==> flow/design.v (excerpt) <==
module IOTDF( clk, rst, in_en, iot_in, fn_sel, busy, valid, iot_out);
For scale: about 3400 cells after synthesis, ~140 I/O pins, about 31000 um^2 of cells after synthesis.
==> flow/config.mk <==
export PLATFORM = sky130hd
export DESIGN_NAME = IOTDF
export DESIGN_NICKNAME = IOTDF
export VERILOG_FILES = /design/flow/design.v
export SDC_FILE = /design/flow/constraint.sdc
export NUM_CORES = 4
export LEC_CHECK = 0
export ABC_AREA = 0
export CAP_MARGIN = 0
export CELL_PAD_IN_SITES_DETAIL_PLACEMENT = 0
export CORE_ASPECT_RATIO = 1.92
export CORE_MARGIN = 2
export CORE_UTILIZATION = 57
export CTS_CLUSTER_DIAMETER = 41
export HOLD_SLACK_MARGIN = -0.08
export MAX_ROUTING_LAYER = met4
export SLEW_MARGIN = 20
export TNS_END_PERCENT = 75
==> flow/constraint.sdc <==
create_clock -name core_clock -period 1.5 [get_ports {clk}]
set_input_delay 0.3000 -clock core_clock [delete_from_list [all_inputs] [get_ports {clk}]]
set_output_delay 0.3000 -clock core_clock [all_outputs]
set_load 0.01 [all_outputs]
run.sh (not shown) runs the stock make flow with config.mk's settings and CLKGATE_MAP_FILE=.
The starting point aborted during global routing.
Change:
Settings changed: ABC_AREA 0 to default, CAP_MARGIN 0 to 20, CELL_PAD_IN_SITES_DETAIL_PLACEMENT 0 to default, CORE_ASPECT_RATIO 1.92 to default, CORE_UTILIZATION 57 to 30, CTS_CLUSTER_DIAMETER 41 to default, HOLD_SLACK_MARGIN -0.08 to default, MAX_ROUTING_LAYER met4 to default, SETUP_SLACK_MARGIN from default to 0.1, TNS_END_PERCENT 75 to default.
Clock period 1.5 ns to 4.79 ns, I/O delays scaled along.
The new run finished with negative setup slack left.
Synthesized cell count does not change.
Die size climbs by well over a third.
Area after synthesis is unchanged.
Change:
Settings changed: CORE_UTILIZATION 30 to 48, SETUP_SLACK_MARGIN 0.1 to -0.45.
Clock period 4.79 ns to 4.85 ns, I/O delays scaled along.
Result:
- The changed run ran to the end with violations: negative setup slack
- routed wire length falls by a little under a tenth
- count of clock-buffer cells in the layout grows by 1
- setup slack loses 450 ps
- die size went down by well over a third
- design area goes down by a few percent
- non-clock buffer count goes down by 92
- global-route usage came out higher by 19 points
- maximum frequency drops by roughly a tenth
Change:
Settings changed: ABC_AREA from default to 1, CORE_UTILIZATION 48 to 72, CTS_CLUSTER_DIAMETER from default to 400, CTS_CLUSTER_SIZE from default to 100, PLACE_DENSITY from default to 0.39, SETUP_SLACK_MARGIN -0.45 to 0.1.
Clock period 4.85 ns to 1.75 ns, I/O delays scaled along.
The new run aborted during detailed placement; die size went down by a quarter to a third; synthesized area shrinks slightly; synthesized cell count goes up by a quarter to a third.
Change:
Settings changed: ABC_AREA 1 to default, CORE_UTILIZATION 72 to 19, CTS_CLUSTER_DIAMETER 400 to default, CTS_CLUSTER_SIZE 100 to default, PLACE_DENSITY 0.39 to default.
Clock period 1.75 ns to 6.53 ns, I/O delays scaled along.
What happened: The changed run finished with timing, DRC and antenna clean; synthesized area rises slightly; die size rises to 3.8 times its value; synthesized cell count falls by about a fifth.


Setup of run 1:
Starting RTL as in the previous note.
Settings: LEC_CHECK=0, ABC_AREA=1, CAP_MARGIN=40, CELL_PAD_IN_SITES_GLOBAL_PLACEMENT=0, CORE_ASPECT_RATIO=0.54, CORE_MARGIN=3, CORE_UTILIZATION=52, MIN_ROUTING_LAYER=met2, PLACE_DENSITY_LB_ADDON=0.2, SETUP_SLACK_MARGIN=1.94, SLEW_MARGIN=10; clock period 9.52 ns.
Flow for run 1 halted at 5_1_grt, error code GRT-0116.
The following lists how run 2 was set up differently from run 1:
# run 1
export LEC_CHECK = 0
export ABC_AREA = 1
export CAP_MARGIN = 40
export CELL_PAD_IN_SITES_GLOBAL_PLACEMENT = 0
export CORE_ASPECT_RATIO = 0.54
export CORE_MARGIN = 3
export CORE_UTILIZATION = 52
export MIN_ROUTING_LAYER = met2
export PLACE_DENSITY_LB_ADDON = 0.2
export SETUP_SLACK_MARGIN = 1.94
export SLEW_MARGIN = 10
create_clock -name core_clock -period 9.52 [get_ports {clk}]
# run 2
export LEC_CHECK = 0
export CAP_MARGIN = 20
export CORE_MARGIN = 2
export CORE_UTILIZATION = 40
export SETUP_SLACK_MARGIN = 0.1
export SLEW_MARGIN = 20
create_clock -name core_clock -period 4.05 [get_ports {clk}]
Notes after the runs:
The flow completed for run 2, but it is not clean: the layout still shows setup timing. Going from run 1 to run 2, multiplexer share of the synthesized area went up by 8.9 points; count of unique library cells instantiated by Yosys now sits higher; share of the synthesized netlist area taken by xor and xnor gates now sits higher. Going from run 1 to run 2, die width shrinks by 16%. Run 2: share of synthesized cell area in and-or and or-and compound cells 0.44 points above run 1.
diff inputs: run 2 => run 3
# run 2
export LEC_CHECK = 0
export CAP_MARGIN = 20
export CORE_MARGIN = 2
export CORE_UTILIZATION = 40
export SETUP_SLACK_MARGIN = 0.1
export SLEW_MARGIN = 20
create_clock -name core_clock -period 4.05 [get_ports {clk}]
# run 3
export LEC_CHECK = 0
export CAP_MARGIN = 20
export CORE_MARGIN = 2
export CORE_UTILIZATION = 72
export CTS_CLUSTER_DIAMETER = 373
export CTS_CLUSTER_SIZE = 98
export PLACE_DENSITY = 0.4
export SETUP_SLACK_MARGIN = 0.1
export SLEW_MARGIN = 20
create_clock -name core_clock -period 3.66 [get_ports {clk}]
## What came out
- Run 3 vs run 2, number of buffers inserted to repair setup after CTS went up by 54.
- When the final numbers for run 2 and run 3 were put side by side, the total number of placement rows turned out to be smaller in run 3.
- Run 3 ended up with a higher initial cell density of the core than run 2 did.
- Flow for run 3 halted at 5_1_grt, error code GRT-0116.
- Diff run 3..run 2 | total of hold buffers inserted after clock tree synthesis | unchanged
- Run 2 → run 3: yosys stat chip area ~0 delta; minimum setup slack after placement -0.50 ns; AND-OR/OR-AND share of the synthesized area ~0 delta; post-placement cell count -518.
- Number of buffers created by CTS: run 3 vs run 2 down 40
- Diff run 3..run 2 | number of distinct library cell variants in the gate-level netlist after synthesis | unchanged
- Run 3 vs run 2 on width of the chip: run 3 is the lower one.
Inputs modified between run 3 and run 4:
# run 3
export LEC_CHECK = 0
export CAP_MARGIN = 20
export CORE_MARGIN = 2
export CORE_UTILIZATION = 72
export CTS_CLUSTER_DIAMETER = 373
export CTS_CLUSTER_SIZE = 98
export PLACE_DENSITY = 0.4
export SETUP_SLACK_MARGIN = 0.1
export SLEW_MARGIN = 20
create_clock -name core_clock -period 3.66 [get_ports {clk}]
# run 4
export LEC_CHECK = 0
export CAP_MARGIN = 20
export CORE_MARGIN = 2
export CORE_UTILIZATION = 30
export SETUP_SLACK_MARGIN = 0.1
export SLEW_MARGIN = 20
create_clock -name core_clock -period 5.88 [get_ports {clk}]
--- outcome ---
Run 4 finished every stage and its layout cleared the timing, DRC and antenna checks. Run 3 → run 4: total half-perimeter wirelength after legalization and detailed placement now larger, routability congestion estimate from global placement now smaller. Going from run 3 to run 4, the die area was enlarged. Run 4 — number of H-tree levels 1 higher, run 3 as reference. Of run 3 and run 4, the run reporting the lower worst slack at placement was run 3.
What run 5 does differently from run 4 at the input level:
# run 4
export LEC_CHECK = 0
export CAP_MARGIN = 20
export CORE_MARGIN = 2
export CORE_UTILIZATION = 30
export SETUP_SLACK_MARGIN = 0.1
export SLEW_MARGIN = 20
create_clock -name core_clock -period 5.88 [get_ports {clk}]
# run 5
export LEC_CHECK = 0
export CAP_MARGIN = 20
export CORE_ASPECT_RATIO = 1.67
export CORE_MARGIN = 2
export CORE_UTILIZATION = 58
export HOLD_SLACK_MARGIN = 0.29
export SETUP_SLACK_MARGIN = -0.45
export SLEW_MARGIN = 20
create_clock -name core_clock -period 4.85 [get_ports {clk}]
## What came out
Among run 4 and run 5, the run that stopped before the end is run 5, and it is the only one. Run 5 vs. run 4: number of buffers created by CTS dropped 15%, number of placed cells counting well taps went down, placement-stage cell area comparable.
